==> 01-26: inputs <==
==> flow/design.v <==
module axi_addr #(
        parameter AW = 32,
        parameter DW = 32
    )(
    input  [AW-1 : 0] i_last_addr,
    input  [2 : 0]    i_size,
    input  [1 : 0]    i_burst,
    input  [7 : 0]    i_len,
    output reg [AW-1 : 0] o_next_addr
    );
    localparam DSZ = $clog2(DW) - 3;  
    localparam FIXED     = 2'b00,
               INCREMENT = 2'b01,
               WRAP      = 2'b10;
    reg [AW-1 : 0] wrap_mask, increment;
    always @(*) begin
        increment = 0;
        if (i_burst != FIXED) begin
            if (DSZ == 0) begin
                increment = 1;
            end
            else if (DSZ == 1) begin
                increment = i_size[0] ? 2 : 1;
            end
            else if (DSZ == 2) begin
                increment = i_size[1] ? 4 : (i_size[0] ? 2 : 1);
            end
            else if (DSZ == 3) begin
                case (i_size[1 : 0])
                    2'b00: increment = 1;
                    2'b01: increment = 2;
                    2'b10: increment = 4;
                    2'b11: increment = 8;
                endcase
            end
            else begin
                increment = (1 << i_size);
            end
        end
    end
    always @(*) begin
        wrap_mask = 'b0;
        if (i_burst == WRAP) begin
            if (i_len == 1) begin
                wrap_mask = (1 << (i_size + 1));
            end
            else if (i_len == 3) begin
                wrap_mask = (1 << (i_size + 2));
            end
            else if (i_len == 7) begin
                wrap_mask = (1 << (i_size + 3));
            end
            else if (i_len == 15) begin
                wrap_mask = (1 << (i_size + 4));
            end
            wrap_mask = wrap_mask - 1;
            if (AW > 12) begin
                wrap_mask[(AW-1) : ((AW >12) ? 12 : (AW-1))] = 'b0;
            end
        end
    end
    always @(*) begin
        o_next_addr = i_last_addr + increment;
        if (i_burst != FIXED) begin
            if (DSZ < 2) begin
                o_next_addr = i_size[0];
            end
            else if (DSZ < 4) begin
                case(i_size[1 : 0]) 
                    2'b00: o_next_addr        = o_next_addr;
                    2'b01: o_next_addr[0]     = 1'b0;
                    2'b10: o_next_addr[1 : 0] = 'b0;
                    2'b11: o_next_addr[2 : 0] = 'b0;
                endcase
            end
            else begin
                case(i_size) 
                    3'b000: o_next_addr        = o_next_addr;
                    3'b001: o_next_addr[0]     = 1'b0;
                    3'b010: o_next_addr[1 : 0] = 'b0;
                    3'b011: o_next_addr[2 : 0] = 'b0;
                    3'b100: o_next_addr[3 : 0] = 'b0;
                    3'b101: o_next_addr[4 : 0] = 'b0;
                    3'b110: o_next_addr[5 : 0] = 'b0;
                    3'b111: o_next_addr[6 : 0] = 'b0;
                endcase
            end
        end
        if (i_burst[1]) begin
            o_next_addr = (i_last_addr & ~wrap_mask) | (o_next_addr & wrap_mask);
        end
        if (AW > 12) begin
            o_next_addr[(AW-1) : ((AW >12) ? 12 : (AW-1))] = i_last_addr[(AW-1) : ((AW >12) ? 12 : (AW-1))];
        end
    end
endmodule
module axi_slave #(
    parameter AXI_ID_WD   = 2,
    parameter AXI_DATA_WD = 32,
    parameter AXI_ADDR_WD = 32,
    parameter AXI_STRB_WD = 4
    )(
    input                      S_AXI_ACLK,
    input                      S_AXI_ARESETN,
    input  [AXI_ADDR_WD-1 : 0] S_AXI_AWADDR,
    input  [AXI_ID_WD-1   : 0] S_AXI_AWID,
    input  [1 : 0]             S_AXI_AWBURST,
    input  [2 : 0]             S_AXI_AWSIZE,
    input  [7 : 0]             S_AXI_AWLEN,
    input                      S_AXI_AWVALID,
    output                     S_AXI_AWREADY,
    input  [AXI_DATA_WD-1 : 0] S_AXI_WDATA,
    input  [AXI_STRB_WD-1 : 0] S_AXI_WSTRB,
    input                      S_AXI_WLAST,
    input                      S_AXI_WVALID,
    output                     S_AXI_WREADY,
    output [AXI_ID_WD-1   : 0] S_AXI_BID,
    output [1 : 0]             S_AXI_BRESP,
    output                     S_AXI_BVALID,
    input                      S_AXI_BREADY,
    input  [AXI_ADDR_WD-1 : 0] S_AXI_ARADDR,
    input  [AXI_ID_WD-1   : 0] S_AXI_ARID,
    input  [1 : 0]             S_AXI_ARBURST,
    input  [2 : 0]             S_AXI_ARSIZE,
    input  [7 : 0]             S_AXI_ARLEN,
    input                      S_AXI_ARVALID,
    output                     S_AXI_ARREADY,
    output [AXI_DATA_WD-1 : 0] S_AXI_RDATA,
    output                     S_AXI_RLAST,
    output [AXI_ID_WD-1   : 0] S_AXI_RID,
    output [1 : 0]             S_AXI_RRESP,
    output                     S_AXI_RVALID,
    input                      S_AXI_RREADY
    );
    localparam IW = AXI_ID_WD,
               DW = AXI_DATA_WD,
               AW = AXI_ADDR_WD,
               SW = AXI_STRB_WD;
    localparam DW_BYTE = DW >> 3;
    localparam DEPTH   = 1 << 8;
    reg [7 : 0] bank0 [63 : 0];
    reg [7 : 0] bank1 [63 : 0];
    reg [7 : 0] bank2 [63 : 0];
    reg [7 : 0] bank3 [63 : 0];
    reg [AW-1 : 0] awaddr;
    reg [IW-1 : 0] awid;
    reg [1 : 0]    awburst;
    reg [2 : 0]    awsize;
    reg [7 : 0]    awlen;
    reg [AW-1 : 0] araddr;
    reg [IW-1 : 0] arid;
    reg [1 : 0]    arburst;
    reg [2 : 0]    arsize;
    reg [7 : 0]    arlen;
    reg            axi_awready;
    reg            axi_wready;
    reg [IW-1 : 0] axi_bid;
    reg            axi_bvalid;
    reg            axi_arready;
    reg [DW-1 : 0] axi_rdata;
    reg            axi_rlast;
    reg [IW-1 : 0] axi_rid;
    reg            axi_rvalid;
    reg         bvalid_r;
    reg [7 : 0] cur_rlen;
    wire [AW-1 : 0] next_wr_addr;
    wire [AW-1 : 0] next_rd_addr;
    wire awfire = S_AXI_AWVALID  && S_AXI_AWREADY;
    wire wfire  = S_AXI_WVALID   && S_AXI_WREADY;
    wire arfire = S_AXI_ARVALID  && S_AXI_ARREADY;
    wire rfire  = S_AXI_RVALID   && S_AXI_RREADY;
    wire b_pend = S_AXI_BVALID   && !S_AXI_BREADY;
    wire r_pend = S_AXI_RVALID   && !S_AXI_RREADY;
    always @(posedge S_AXI_ACLK) begin
        if (S_AXI_AWREADY) begin
            awaddr  <= S_AXI_AWADDR;
            awid    <= S_AXI_AWID;
            awburst <= S_AXI_AWBURST;
            awlen   <= S_AXI_AWLEN;
            awsize  <= S_AXI_AWSIZE;
        end
        else if (wfire) begin
            awaddr <= next_wr_addr;
        end
    end
    always @(posedge S_AXI_ACLK) begin
        if (!S_AXI_ARESETN) begin
            axi_awready <= 1'b1;
            axi_wready  <= 1'b0;
        end
        else if (awfire) begin
            axi_awready <= 1'b0;
            axi_wready  <= 1'b1;
        end
        else if (wfire) begin
            axi_awready <= S_AXI_WLAST && !b_pend;
            axi_wready  <= !S_AXI_WLAST;
        end
        else if (!S_AXI_AWREADY) begin
            if (axi_wready) begin
                axi_awready <= 1'b0;
            end
            else if (b_pend) begin
                axi_awready <= 1'b0;
            end
            else begin
                axi_awready <= 1'b1;
            end
        end
    end
    always @(posedge S_AXI_ACLK) begin
        if (!b_pend) begin
            axi_bid <= awid;
        end
    end
    always @(posedge S_AXI_ACLK) begin
        if (!S_AXI_ARESETN) begin
            axi_bvalid <= 1'b0;
        end
        else if (wfire && S_AXI_WLAST) begin
            axi_bvalid <= 1'b1;
        end
        else if (S_AXI_BREADY) begin
            axi_bvalid <= bvalid_r;
        end
    end
    always @(posedge S_AXI_ACLK) begin
        if (!S_AXI_ARESETN) begin
            bvalid_r <= 1'b0;
        end
        else if (b_pend && wfire && S_AXI_WLAST) begin
            bvalid_r <= 1'b1;
        end
        else if (S_AXI_BREADY) begin
            bvalid_r <= 1'b0;
        end
    end
    wire [1 : 0] wl0 = 2'd0 - awaddr[1 : 0];
    wire [1 : 0] wl1 = 2'd1 - awaddr[1 : 0];
    wire [1 : 0] wl2 = 2'd2 - awaddr[1 : 0];
    wire [1 : 0] wl3 = 2'd3 - awaddr[1 : 0];
    wire [5 : 0] wrow = awaddr[7 : 2];
    wire [5 : 0] wr0 = wrow + (awaddr[1 : 0] > 2'd0);
    wire [5 : 0] wr1 = wrow + (awaddr[1 : 0] > 2'd1);
    wire [5 : 0] wr2 = wrow + (awaddr[1 : 0] > 2'd2);
    wire [5 : 0] wr3 = wrow;
    always @(posedge S_AXI_ACLK) begin
        if (wfire && S_AXI_WSTRB[wl0]) bank0[wr0] <= S_AXI_WDATA[{wl0, 3'b000} +: 8];
        if (wfire && S_AXI_WSTRB[wl1]) bank1[wr1] <= S_AXI_WDATA[{wl1, 3'b000} +: 8];
        if (wfire && S_AXI_WSTRB[wl2]) bank2[wr2] <= S_AXI_WDATA[{wl2, 3'b000} +: 8];
        if (wfire && S_AXI_WSTRB[wl3]) bank3[wr3] <= S_AXI_WDATA[{wl3, 3'b000} +: 8];
    end
    axi_addr #( 
        .AW(AW),
        .DW(DW)
    ) get_next_wr_addr(
        .i_last_addr(awaddr),
        .i_burst(awburst),
        .i_size(awsize),
        .i_len(awlen),
        .o_next_addr(next_wr_addr)
    );
    assign S_AXI_AWREADY = axi_awready;
    assign S_AXI_WREADY  = axi_wready;
    assign S_AXI_BRESP   = 2'b00;
    assign S_AXI_BVALID  = axi_bvalid;
    assign S_AXI_BID     = axi_bid;
    always @(posedge S_AXI_ACLK) begin
        if (arfire) begin
            araddr  <= S_AXI_ARADDR;
            arid    <= S_AXI_ARID;
            arburst <= S_AXI_ARBURST;
            arlen   <= S_AXI_ARLEN;
            arsize  <= S_AXI_ARSIZE;
        end
        else if (rfire) begin
            araddr <= next_rd_addr;
        end
    end
    always @(posedge S_AXI_ACLK) begin
        if (!S_AXI_ARESETN) begin
            cur_rlen <= 'b0;
        end
        else if (arfire) begin
            cur_rlen <= S_AXI_ARLEN;
        end
        else if (rfire) begin
            cur_rlen <= cur_rlen - 1'b1;
        end
    end
    always @(posedge S_AXI_ACLK) begin
        if (!S_AXI_ARESETN) begin
            axi_arready <= 1'b1;
        end
        else if (arfire) begin
            axi_arready <= 1'b0;
        end
        else if (rfire) begin
            axi_arready <= (cur_rlen == 0);
        end
    end
    always @(posedge S_AXI_ACLK) begin
        if (!S_AXI_ARESETN) begin
            axi_rvalid <= 1'b0;
        end
        else if (arfire) begin
            axi_rvalid <= 1'b1;
        end
        else if (rfire) begin
            axi_rvalid <= (cur_rlen > 0);
        end
    end
    always @(posedge S_AXI_ACLK) begin
        if (!S_AXI_ARESETN) begin
            axi_rlast <= 1'b0;
        end
        else if (arfire) begin
            axi_rlast <= (S_AXI_ARLEN == 'b0);
        end
        else if (rfire) begin
            axi_rlast <= (cur_rlen == 'b1);
        end
    end
    always @(posedge S_AXI_ACLK) begin
        if (arfire) begin
            axi_rid <= S_AXI_ARID;
        end
    end
    axi_addr #( 
        .AW(AW),
        .DW(DW)
    ) get_next_rd_addr(
        .i_last_addr(araddr),
        .i_burst(arburst),
        .i_size(arsize),
        .i_len(arlen),
        .o_next_addr(next_rd_addr)
    );
    wire [5 : 0] rrow = araddr[7 : 2];
    wire [7 : 0] rb0 = bank0[rrow + (araddr[1 : 0] > 2'd0)];
    wire [7 : 0] rb1 = bank1[rrow + (araddr[1 : 0] > 2'd1)];
    wire [7 : 0] rb2 = bank2[rrow + (araddr[1 : 0] > 2'd2)];
    wire [7 : 0] rb3 = bank3[rrow];
    wire [31 : 0] rall = {rb3, rb2, rb1, rb0};
    wire [63 : 0] rdup = {rall, rall};
    always @(*) begin
        axi_rdata = rdup[{araddr[1 : 0], 3'b000} +: 32];
    end
    assign S_AXI_ARREADY = axi_arready;
    assign S_AXI_RVALID  = axi_rvalid;
    assign S_AXI_RDATA   = axi_rdata;
    assign S_AXI_RLAST   = axi_rlast;
    assign S_AXI_RID     = axi_rid;
    assign S_AXI_RRESP   = 2'b00;
endmodule
==> flow/run.sh <==
#!/bin/bash
# the make line also repeats each setting of config.mk as NAME=value (left out here)
make -C /OpenROAD-flow-scripts/flow DESIGN_CONFIG=/design/flow/config.mk WORK_HOME=/design/flow/orfs CLKGATE_MAP_FILE= finish
==> flow/config.mk <==
export PLATFORM = sky130hd
export DESIGN_NAME = axi_slave
export DESIGN_NICKNAME = axi_slave
export VERILOG_FILES = /design/flow/design.v
export SDC_FILE = /design/flow/constraint.sdc
export NUM_CORES = 4
export LEC_CHECK = 0
export CAP_MARGIN = 15
export CELL_PAD_IN_SITES_DETAIL_PLACEMENT = 2
export CELL_PAD_IN_SITES_GLOBAL_PLACEMENT = 4
export CORE_MARGIN = 7
export CORE_UTILIZATION = 43
export GPL_ROUTABILITY_DRIVEN = 1
export MIN_ROUTING_LAYER = met2
export PLACE_DENSITY_LB_ADDON = 0.06
export SLEW_MARGIN = 20
export TNS_END_PERCENT = 65
==> flow/constraint.sdc <==
create_clock -name core_clock -period 5.73 [get_ports {S_AXI_ACLK}]
set_input_delay 1.1460 -clock core_clock [delete_from_list [all_inputs] [get_ports {S_AXI_ACLK}]]
set_output_delay 1.1460 -clock core_clock [all_outputs]
set_load 0.01 [all_outputs]
==> 02-21 (differences from 01-26) <==
==> flow/config.mk (replaced) <==
export PLATFORM = sky130hd
export DESIGN_NAME = axi_slave
export DESIGN_NICKNAME = axi_slave
export VERILOG_FILES = /design/flow/design.v
export SDC_FILE = /design/flow/constraint.sdc
export NUM_CORES = 4
export LEC_CHECK = 0
export CAP_MARGIN = 20
export CELL_PAD_IN_SITES_DETAIL_PLACEMENT = 0
export CELL_PAD_IN_SITES_GLOBAL_PLACEMENT = 4
export CORE_MARGIN = 2
export CORE_UTILIZATION = 53
export SLEW_MARGIN = 20
==> flow/constraint.sdc (replaced) <==
create_clock -name core_clock -period 4.92 [get_ports {S_AXI_ACLK}]
set_input_delay 0.9840 -clock core_clock [delete_from_list [all_inputs] [get_ports {S_AXI_ACLK}]]
set_output_delay 0.9840 -clock core_clock [all_outputs]
set_load 0.01 [all_outputs]
==> 06-24 (differences from 01-26) <==
==> flow/config.mk (replaced) <==
export PLATFORM = sky130hd
export DESIGN_NAME = axi_slave
export DESIGN_NICKNAME = axi_slave
export VERILOG_FILES = /design/flow/design.v
export SDC_FILE = /design/flow/constraint.sdc
export NUM_CORES = 4
export LEC_CHECK = 0
export CAP_MARGIN = 25
export CELL_PAD_IN_SITES_DETAIL_PLACEMENT = 2
export CELL_PAD_IN_SITES_GLOBAL_PLACEMENT = 4
export CORE_ASPECT_RATIO = 0.92
export CORE_MARGIN = 9
export CORE_UTILIZATION = 33
export GPL_ROUTABILITY_DRIVEN = 0
export PLACE_DENSITY_LB_ADDON = 0.0
export SLEW_MARGIN = 0
==> flow/constraint.sdc (replaced) <==
create_clock -name core_clock -period 7.05 [get_ports {S_AXI_ACLK}]
set_input_delay 1.4100 -clock core_clock [delete_from_list [all_inputs] [get_ports {S_AXI_ACLK}]]
set_output_delay 1.4100 -clock core_clock [all_outputs]
set_load 0.01 [all_outputs]
==> tab_implementation.tex <==
% Auto-generated results table
\begin{tabular}{lr}
\hline
Metric & Value \\
\hline
\multicolumn{2}{l}{\textbf{Worst setup path}} \\
Cell breakdown of the critical path & buf\_12 -> nor2\_1 -> inv\_1 -> ha\_4 -> ha\_4 -> buf\_12 -> mux4\_2 -> mux2\_2 -> o32ai\_1 -> a221o\_1 -> mux2i\_2 -> mux2i\_1 -> mux2i\_1 -> clkdlybuf4s50\_1 \\
Worst-case reg-to-reg path depth & 8 \\
\multicolumn{2}{l}{\textbf{STA}} \\
Worst Clk Skew & 36.5 ps \\
Total setup violations reported at the end of the flow & 0 \\
\multicolumn{2}{l}{\textbf{Die}} \\
Y dimension of the die & 509 um \\
\multicolumn{2}{l}{\textbf{Power and ir drop}} \\
Comb pwr share & 21.0\% \\
\multicolumn{2}{l}{\textbf{Global route}} \\
Via count of the first global-routing pass & 48800 \\
Met1 usage in global routing & 26.8\% \\
\multicolumn{2}{l}{\textbf{Routing}} \\
Sum of met3 wire segment lengths after detailed routing & 7.59 mm \\
Top metal layer carrying routed signals & met4 \\
Detailed-routing iteration count for the pre-antenna-repair pass & 5 \\
\multicolumn{2}{l}{\textbf{Clock tree}} \\
Insertion delay to the later sink of the worst-skew pair & 900 ps \\
Post-CTS Resized & 12 \\
Post-CTS setup-driven buffer insertion count & 9 \\
\multicolumn{2}{l}{\textbf{Placement}} \\
Total placed instance area & 92600 um\^{}2 \\
\multicolumn{2}{l}{\textbf{Run status}} \\
Result of the run & timing/DRC/antenna clean \\
\hline
\end{tabular}
# the run above: 06-24

==> tab_implementation.tex <==
% Auto-generated results table
\begin{tabular}{lr}
\hline
Metric & Value \\
\hline
\multicolumn{2}{l}{\textbf{STA}} \\
Final setup slack of the worst path & -119 ps \\
Worst Clk Skew & 20.0 ps \\
Total setup violations reported at the end of the flow & 24 \\
\multicolumn{2}{l}{\textbf{Routing}} \\
Sum of met3 wire segment lengths after detailed routing & 106 mm \\
Top metal layer carrying routed signals & met5 \\
Detailed-routing iteration count for the pre-antenna-repair pass & 6 \\
\multicolumn{2}{l}{\textbf{Power and ir drop}} \\
Comb pwr share & 24.5\% \\
\multicolumn{2}{l}{\textbf{Global route}} \\
Met1 usage in global routing & 0\% \\
Via count of the first global-routing pass & 71900 \\
\multicolumn{2}{l}{\textbf{Clock tree}} \\
Insertion delay to the later sink of the worst-skew pair & 890 ps \\
Post-CTS setup-driven buffer insertion count & 29 \\
Post-CTS Resized & 244 \\
\multicolumn{2}{l}{\textbf{Worst setup path}} \\
Worst-case reg-to-reg path depth & 7 \\
Cell breakdown of the critical path & nor2\_2 -> inv\_2 -> ha\_4 -> buf\_4 -> buf\_16 -> buf\_4 -> mux4\_2 -> mux2i\_1 -> a221oi\_1 -> mux2\_4 -> buf\_4 -> a21oi\_4 -> mux2i\_1 -> buf\_2 \\
\multicolumn{2}{l}{\textbf{Placement}} \\
Cell Count Post-Placement & 7278 \\
Total placed instance area & 92400 um\^{}2 \\
\multicolumn{2}{l}{\textbf{Run status}} \\
Result of the run & complete, but fails checks \\
Reasons for failing layout checks & negative setup slack \\
\multicolumn{2}{l}{\textbf{Die}} \\
Y dimension of the die & 462 um \\
\hline
\end{tabular}
# the run above: 01-26

==> tab_implementation.tex <==
% Auto-generated results table
\begin{tabular}{lr}
\hline
Metric & Value \\
\hline
\multicolumn{2}{l}{\textbf{Power and ir drop}} \\
Comb pwr share & 23.6\% \\
\multicolumn{2}{l}{\textbf{Routing}} \\
Count of antenna-violating nets left after detailed routing & 1 \\
Sum of met3 wire segment lengths after detailed routing & 16.4 mm \\
\multicolumn{2}{l}{\textbf{Clock tree}} \\
Insertion delay to the later sink of the worst-skew pair & 850 ps \\
Post-CTS setup-driven buffer insertion count & 43 \\
\multicolumn{2}{l}{\textbf{Run status}} \\
Reasons for failing layout checks & antenna violations, negative setup slack \\
Result of the run & complete, but fails checks \\
\multicolumn{2}{l}{\textbf{STA}} \\
Final setup slack of the worst path & -422 ps \\
Total setup violations reported at the end of the flow & 32 \\
\multicolumn{2}{l}{\textbf{Placement}} \\
Total placed instance area & 93700 um\^{}2 \\
\multicolumn{2}{l}{\textbf{Worst setup path}} \\
Worst-case reg-to-reg path depth & 6 \\
\multicolumn{2}{l}{\textbf{Global route}} \\
Via count of the first global-routing pass & 45400 \\
\hline
\end{tabular}
# the run above: 02-21

Power and IR drop assume default switching activity.
